// main
module main(
    input wire clk,
    input wire rst,
    input wire [3:0] sensor,
    input wire [2:0] sw,
    output wire [1:0] servo
    );
wire [7:0] Servo_R;
wire [7:0] Servo_L;
wire clk_40MHz;
wire clk_1KHz;
wire clk_100MHz;
wire tick_40MHz;
wire tick_1KHz;
wire [10:0] pid_output, position;
servo_handler my_servo (
    .clk(clk_100MHz),
    .en(tick_1KHz),
    .rst(rst),
    .servo_l(Servo_L),
    .servo_r(Servo_R),
    .pid_output(pid_output)
);       
servo_to_PWM my_PWM(
    .clk(clk_100MHz),
    .rst(rst),
    .servo_L(Servo_L),
    .servo_R(Servo_R),
    .PWM_L(servo[0]),
    .PWM_R(servo[1])
);
clock_managment_unit my_clk(
.clk(clk),
.rst(rst),
.clk_100MHz(clk_100MHz),
.clk_40MHz(clk_40MHz),
.clk_1KHz(clk_1KHz),
.tick_40MHz(tick_40MHz),
.tick_1KHz(tick_1KHz)
);
pid my_pid(
    .kp_sw(sw[0]),
    .ki_sw(sw[1]),
    .kd_sw(sw[2]),
    .clk(clk_100MHz),
    .en(tick_40MHz),
    .rst(rst),
    .position(position),
    .pid_output(pid_output)
);
sensor_handler my_sensors(
    .clk(clk_100MHz),
    .rst(rst),
    .sensors(sensor),
    .position(position)
);
endmodule
For scale: roughly 2,400 cells after synthesis, ~180 flip-flops, ~16,000 µm² of cells after synthesis.
export LEC_CHECK = 0
export ABC_AREA = 1
export CAP_MARGIN = 20
export CORE_MARGIN = 2
export CORE_UTILIZATION = 72
export CTS_CLUSTER_SIZE = 79
export PLACE_DENSITY_LB_ADDON = 0.04
export SETUP_SLACK_MARGIN = 2.96
export SLEW_MARGIN = 20
export TNS_END_PERCENT = 70
create_clock -name core_clock -period 9.86 [get_ports {clk}]
run.sh (not shown) runs the stock make flow with config.mk's settings and CLKGATE_MAP_FILE=.
The baseline did not get past global routing (5_1_grt), error GRT-0232.
Change:
Settings changed: HOLD_SLACK_MARGIN set to 0.29, PLACE_DENSITY_LB_ADDON 0.04 to 0.01, SETUP_SLACK_MARGIN 2.96 to not set, TNS_END_PERCENT 70 to 5.
Clock period 9.86 ns to 11.0 ns, I/O delays scaled along.
Outcome: With this change the flow finished with negative setup slack left. Synthesized area does not change. Synthesized cell count does not change. Die size does not change.
Change:
Settings changed: CTS_CLUSTER_SIZE 79 to 51, HOLD_SLACK_MARGIN 0.29 to not set, SETUP_SLACK_MARGIN set to 3.17, TNS_END_PERCENT 5 to not set.
Clock period 11.0 ns to 10.9 ns, I/O delays scaled along.
After rerunning:
- Now the flow never finished: it broke off in global routing (5_1_grt)
- synthesized area does not change
- die area does not change
- synthesized cell count stays the same
Change:
Settings changed: ABC_AREA 1 to not set, CORE_UTILIZATION 72 to 40, CTS_CLUSTER_SIZE 51 to not set, PLACE_DENSITY_LB_ADDON 0.01 to not set, SETUP_SLACK_MARGIN 3.17 to not set.
Clock period 10.9 ns to 14.0 ns, I/O delays scaled along.
The changed run finished with timing, DRC and antenna clean.
Area after synthesis climbs by 2.7%.
Die area grows by 82%.
Synthesized cell count went down by 14%.
Change:
Settings changed: ABC_AREA set to 1, CORE_MARGIN 2 to 7, CTS_CLUSTER_DIAMETER set to 95, SETUP_SLACK_MARGIN set to 2.57.
What happened: Non-clock buffer count rose by 90. Core utilization goes up by 5.9 points. Routed wire length is about the same.

* * *

main again, from the RTL that the note above started with.
Settings: LEC_CHECK=0, CAP_MARGIN=20, CORE_MARGIN=2, CORE_UTILIZATION=59, CTS_CLUSTER_DIAMETER=364, PLACE_DENSITY=0.36, SLEW_MARGIN=20; clock period 7.18 ns.
The starting point ran to the end with violations: negative setup slack.
Change:
ABC_AREA = 1   (was unset)
CORE_UTILIZATION = 65   (was 59)
CTS_CLUSTER_SIZE = 100   (was unset)
Result:
- The changed run finished but failed the layout checks on negative setup slack
- non-clock buffer count decreases by 117
- global-route usage rises by 3.8 points
- register-to-register slack gains 0.20 ns
- final cell count rose by 7.1%

* * *

== before ==
The RTL this note starts from:
==> flow/design.v <==
`timescale 1ns / 1ps
module frequency_divider
    # ( parameter
        freq = 1000
    )
    (
        input  wire clk100MHz,  
        input  wire rst,        
        output reg  clk_div,    
        output wire tick        
    );
    localparam LOOP_COUNTER_AT = 100_000_000 / freq / 2 ;
    reg [clog2(LOOP_COUNTER_AT)-1:0] count;
    always @( posedge(clk100MHz) )
    begin
        if(rst)
        begin : counter_reset
            count   <= 0;
            clk_div <= 1'b0;
        end
        else
        begin : counter_operate
            if (count == (LOOP_COUNTER_AT - 1))
            begin : counter_loop
                count   <= 0;
                clk_div <= ~clk_div;
            end
            else
            begin : counter_increment
                count   <= count + 1;
                clk_div <= clk_div;
            end
        end
    end
    assign tick = (count == (LOOP_COUNTER_AT - 1)) && !clk_div;
    function integer clog2(input integer number);
        begin
            clog2 = 0;
            while (number)
            begin
                clog2  = clog2 + 1;
                number = number >> 1;
            end
        end
    endfunction
endmodule
`timescale 1ns / 1ps
module clock_managment_unit(
    input wire clk,
    input wire rst,
    output wire clk_100MHz,
    output wire clk_40MHz,
    output wire clk_1KHz,
    output wire tick_40MHz,   
    output wire tick_1KHz     
    );
    frequency_divider 
    #(
        .freq(1000000)   
    )    
    my_1K_divider(
        .clk100MHz(clk),
        .rst(rst),
        .clk_div(clk_1KHz),
        .tick(tick_1KHz)
    );
    frequency_divider 
    #(
        .freq(40000000)
    )    
    my_40M_divider(
        .clk100MHz(clk),
        .rst(rst),
        .clk_div(clk_40MHz),
        .tick(tick_40MHz)
    );
     assign clk_100MHz =clk;
endmodule
`timescale 1ns / 1ps
module sensor_handler(
    input wire clk,
    input wire rst,
    input wire [3:0] sensors,
    output reg [10:0] position
    );
reg [10:0] position_nxt;
always @(posedge clk) begin
    if(rst)
        position <= 0;
    else 
        position <= position_nxt;
end
always @(*) begin
    case(sensors)
    4'b1001:    position_nxt = 500;
    4'b0111:    position_nxt = 1000;
    4'b0011:    position_nxt = 750;
    4'b1110:    position_nxt = 1;
    4'b1100:    position_nxt = 250;
    4'b1011:    position_nxt = 625;
    4'b1101:    position_nxt = 375;
    4'b0001:    position_nxt = 666;
    4'b1000:    position_nxt = 333;
    default:    position_nxt = 1023;    
endcase
end
endmodule
`timescale 1ns / 1ps
module pid(
    input wire clk,
    input wire en,   
    input wire rst,
    input wire [10:0] position,
    input wire kp_sw, ki_sw, kd_sw,  
    output reg [10:0] pid_output
    );
reg signed [10:0] error, error_nxt, error_sum, error_sum_nxt, error_dif, error_dif_nxt, error_prev;
reg signed [12:0] p, p_nxt, i, i_nxt, d, d_nxt;
reg signed [10:0] output_loaded_nxt, output_buf, output_buf_nxt;
localparam  
    K_P      = 1,
    K_P_DEN  = 2,
    K_I      = 5,
    K_I_DEN  = 100,
    K_D      = 1,
    K_D_DEN  = 200,
    TIME_DIV = 100;
always @(posedge clk) begin
    if(rst) begin
        error         <= 0;
        error_sum     <= 0;
        error_dif     <= 0;
        error_prev    <= 0;
        p             <= 0;
        i             <= 0;
        d             <= 0;
        output_buf    <= 0;
        pid_output    <= 0;
    end
    else if(en) begin 
        error         <= error_nxt;
        error_sum     <= error_sum_nxt;
        error_dif     <= error_dif_nxt;
        error_prev    <= error;
        p             <= p_nxt;
        i             <= i_nxt;
        d             <= d_nxt;
        output_buf    <= output_buf_nxt;
        pid_output    <= output_loaded_nxt;
    end
end
always @(*) begin
    error_nxt = 500 - position;
    error_sum_nxt = (error == 0) ? 0 : (error_sum + error);
    error_dif_nxt = error - error_prev;
    p_nxt = kp_sw ? (K_P * error)/K_P_DEN : 0;
    i_nxt = ki_sw ? (K_I * error_sum)/(TIME_DIV * K_I_DEN) : 0;
    d_nxt = kd_sw ? (K_D * error_dif * TIME_DIV)/K_D_DEN : 0;
    output_buf_nxt = p + i + d + 500;
    if(output_buf < 0) output_loaded_nxt = 0;
    else if(output_buf > 1000) output_loaded_nxt = 0;
    else output_loaded_nxt = output_buf;
end
endmodule
`timescale 1ns / 1ps
module servo_handler(
    input  wire clk,
    input  wire en,   
    input  wire rst,
    input  wire [10:0] pid_output,
    output reg  [7:0] servo_l,
    output reg  [7:0] servo_r
    );
reg [7:0] servo_l_nxt;
reg [7:0] servo_r_nxt;
reg [3:0] state,state_nxt;
reg [20:0] counter,counter_nxt;
reg [10:0] pid_buf;
localparam        
    idle              = 3'b000,
    turn_left         = 3'b001,
    turn_right        = 3'b010,
    stop              = 3'b111,
    servo_l_on        = 8'd157,
    servo_r_on        = 8'd137,
    servo_off         = 1'd0;
always @(posedge clk) begin
    if(rst) begin
        servo_l <=0;
        servo_r <=0;
        state   <=0;
        counter <=0;
        pid_buf <=0;
    end
    else if(en) begin
        servo_l <= servo_l_nxt;
        servo_r <= servo_r_nxt;
        state   <= state_nxt;
        counter <= counter_nxt;
        pid_buf <= pid_output;
    end
end
always @(*) begin
    servo_l_nxt = 0;
    servo_r_nxt = 0;
    counter_nxt = 0;
    case (state)
        idle: begin 
            counter_nxt=0;          
            if(pid_buf == 239) begin
                state_nxt =stop;
            end
            else if(pid_buf > 500) begin
                state_nxt=turn_left;
            end  
            else if(pid_buf < 500) begin
                state_nxt=turn_right;
            end
            else begin
                state_nxt=idle;
                servo_l_nxt = servo_l_on;
                servo_r_nxt = servo_r_on; 
            end    
        end      
        turn_right: begin
            counter_nxt=counter+1;
            servo_l_nxt = servo_l_on;
            servo_r_nxt =servo_off;
            if(counter >= pid_buf)
                state_nxt=idle;
            else
                state_nxt=turn_right;
        end
        turn_left: begin
            counter_nxt=counter+1;
            servo_l_nxt = servo_off;
            servo_r_nxt =servo_r_on;
            if(pid_buf < 500 || counter >= pid_buf - 500)
                state_nxt=idle;
            else
                state_nxt=turn_left;
        end
        stop: begin
            servo_l_nxt = servo_off;
            servo_r_nxt =servo_off;
            if(pid_buf == 239)
                state_nxt =stop;
            else 
                state_nxt=idle;
        end     
        default: state_nxt=idle;        
    endcase    
end
endmodule
`timescale 1ns / 1ps
module servo_to_PWM(
   input wire clk,
   input wire rst,
   input wire [7:0] servo_L,
   input wire [7:0] servo_R,
   output reg PWM_L,
   output reg PWM_R
   );
reg PWM_L_nxt;
reg PWM_R_nxt;
reg [19:0] counter,counter_nxt;
reg [20:0] servo_l_mul,servo_r_mul;
reg [7:0] servo_L_buf, servo_R_buf;
always@ (posedge clk) begin
   if(rst) begin
      counter <=0;
      PWM_L   <=0;
      PWM_R   <=0;
   end
   else begin
      counter <=counter_nxt;
      PWM_L   <=PWM_L_nxt;
      PWM_R   <=PWM_R_nxt;
   end
end 
always @* begin
   servo_l_mul =servo_L *1000;
   servo_r_mul =servo_R *1000;
   counter_nxt = counter+1;
   if(counter > 1000000) begin
      counter_nxt=0;
   end
   if(counter > servo_l_mul) begin
      PWM_L_nxt=0;
   end
   else begin
      PWM_L_nxt =1;
   end
   if(counter >servo_r_mul) begin
      PWM_R_nxt=0;
   end
   else begin
      PWM_R_nxt =1;
   end
end 
endmodule
`timescale 1ns / 1ps
module main(
    input wire clk,
    input wire rst,
    input wire [3:0] sensor,
    input wire [2:0] sw,
    output wire [1:0] servo
    );
wire [7:0] Servo_R;
wire [7:0] Servo_L;
wire clk_40MHz;
wire clk_1KHz;
wire clk_100MHz;
wire tick_40MHz;
wire tick_1KHz;
wire [10:0] pid_output, position;
servo_handler my_servo (
    .clk(clk_100MHz),
    .en(tick_1KHz),
    .rst(rst),
    .servo_l(Servo_L),
    .servo_r(Servo_R),
    .pid_output(pid_output)
);       
servo_to_PWM my_PWM(
    .clk(clk_100MHz),
    .rst(rst),
    .servo_L(Servo_L),
    .servo_R(Servo_R),
    .PWM_L(servo[0]),
    .PWM_R(servo[1])
);
clock_managment_unit my_clk(
.clk(clk),
.rst(rst),
.clk_100MHz(clk_100MHz),
.clk_40MHz(clk_40MHz),
.clk_1KHz(clk_1KHz),
.tick_40MHz(tick_40MHz),
.tick_1KHz(tick_1KHz)
);
pid my_pid(
    .kp_sw(sw[0]),
    .ki_sw(sw[1]),
    .kd_sw(sw[2]),
    .clk(clk_100MHz),
    .en(tick_40MHz),
    .rst(rst),
    .position(position),
    .pid_output(pid_output)
);
sensor_handler my_sensors(
    .clk(clk_100MHz),
    .rst(rst),
    .sensors(sensor),
    .position(position)
);
endmodule
clock: 10.7 ns
lec_check: 0
cap_margin: 35
core_aspect_ratio: 0.8
core_margin: 2
core_utilization: 57
cts_cluster_diameter: 130
cts_cluster_size: 57
hold_slack_margin: -0.0
max_routing_layer: met5
place_density_lb_addon: 0.27
setup_slack_margin: -1.03
slew_margin: 20
tns_end_percent: 55
before: all stages done; final checks FAILED (negative setup slack).
What after does differently from before at the input level:
- swapping 57 for 20 in CORE_UTILIZATION
- swapping -1.03 for -1.07 in SETUP_SLACK_MARGIN
- swapping 57 for 36 in CTS_CLUSTER_SIZE
--- outcome ---
after finished every stage; the final checks, however, were not passed, the failures being negative setup slack. Footprint of the flip-flops and latches of after is on par with before. Of before and after, the run reporting the lower worst setup slack after placement was after. Comparing before and after, the higher final cycle utilization of the critical path is on before. Per the comparison of after with before, total inserted antenna cells went up, total number of tap cells went up, final total negative setup slack went up. after — clock latency of the later-clocked register in the worst-skew pair 0.02 ns higher, before as reference. Summary — global-route wire length before repair, after relative to before: higher, by about 4.4%. | clock-buffer cell count | after vs before | 4 lower |.
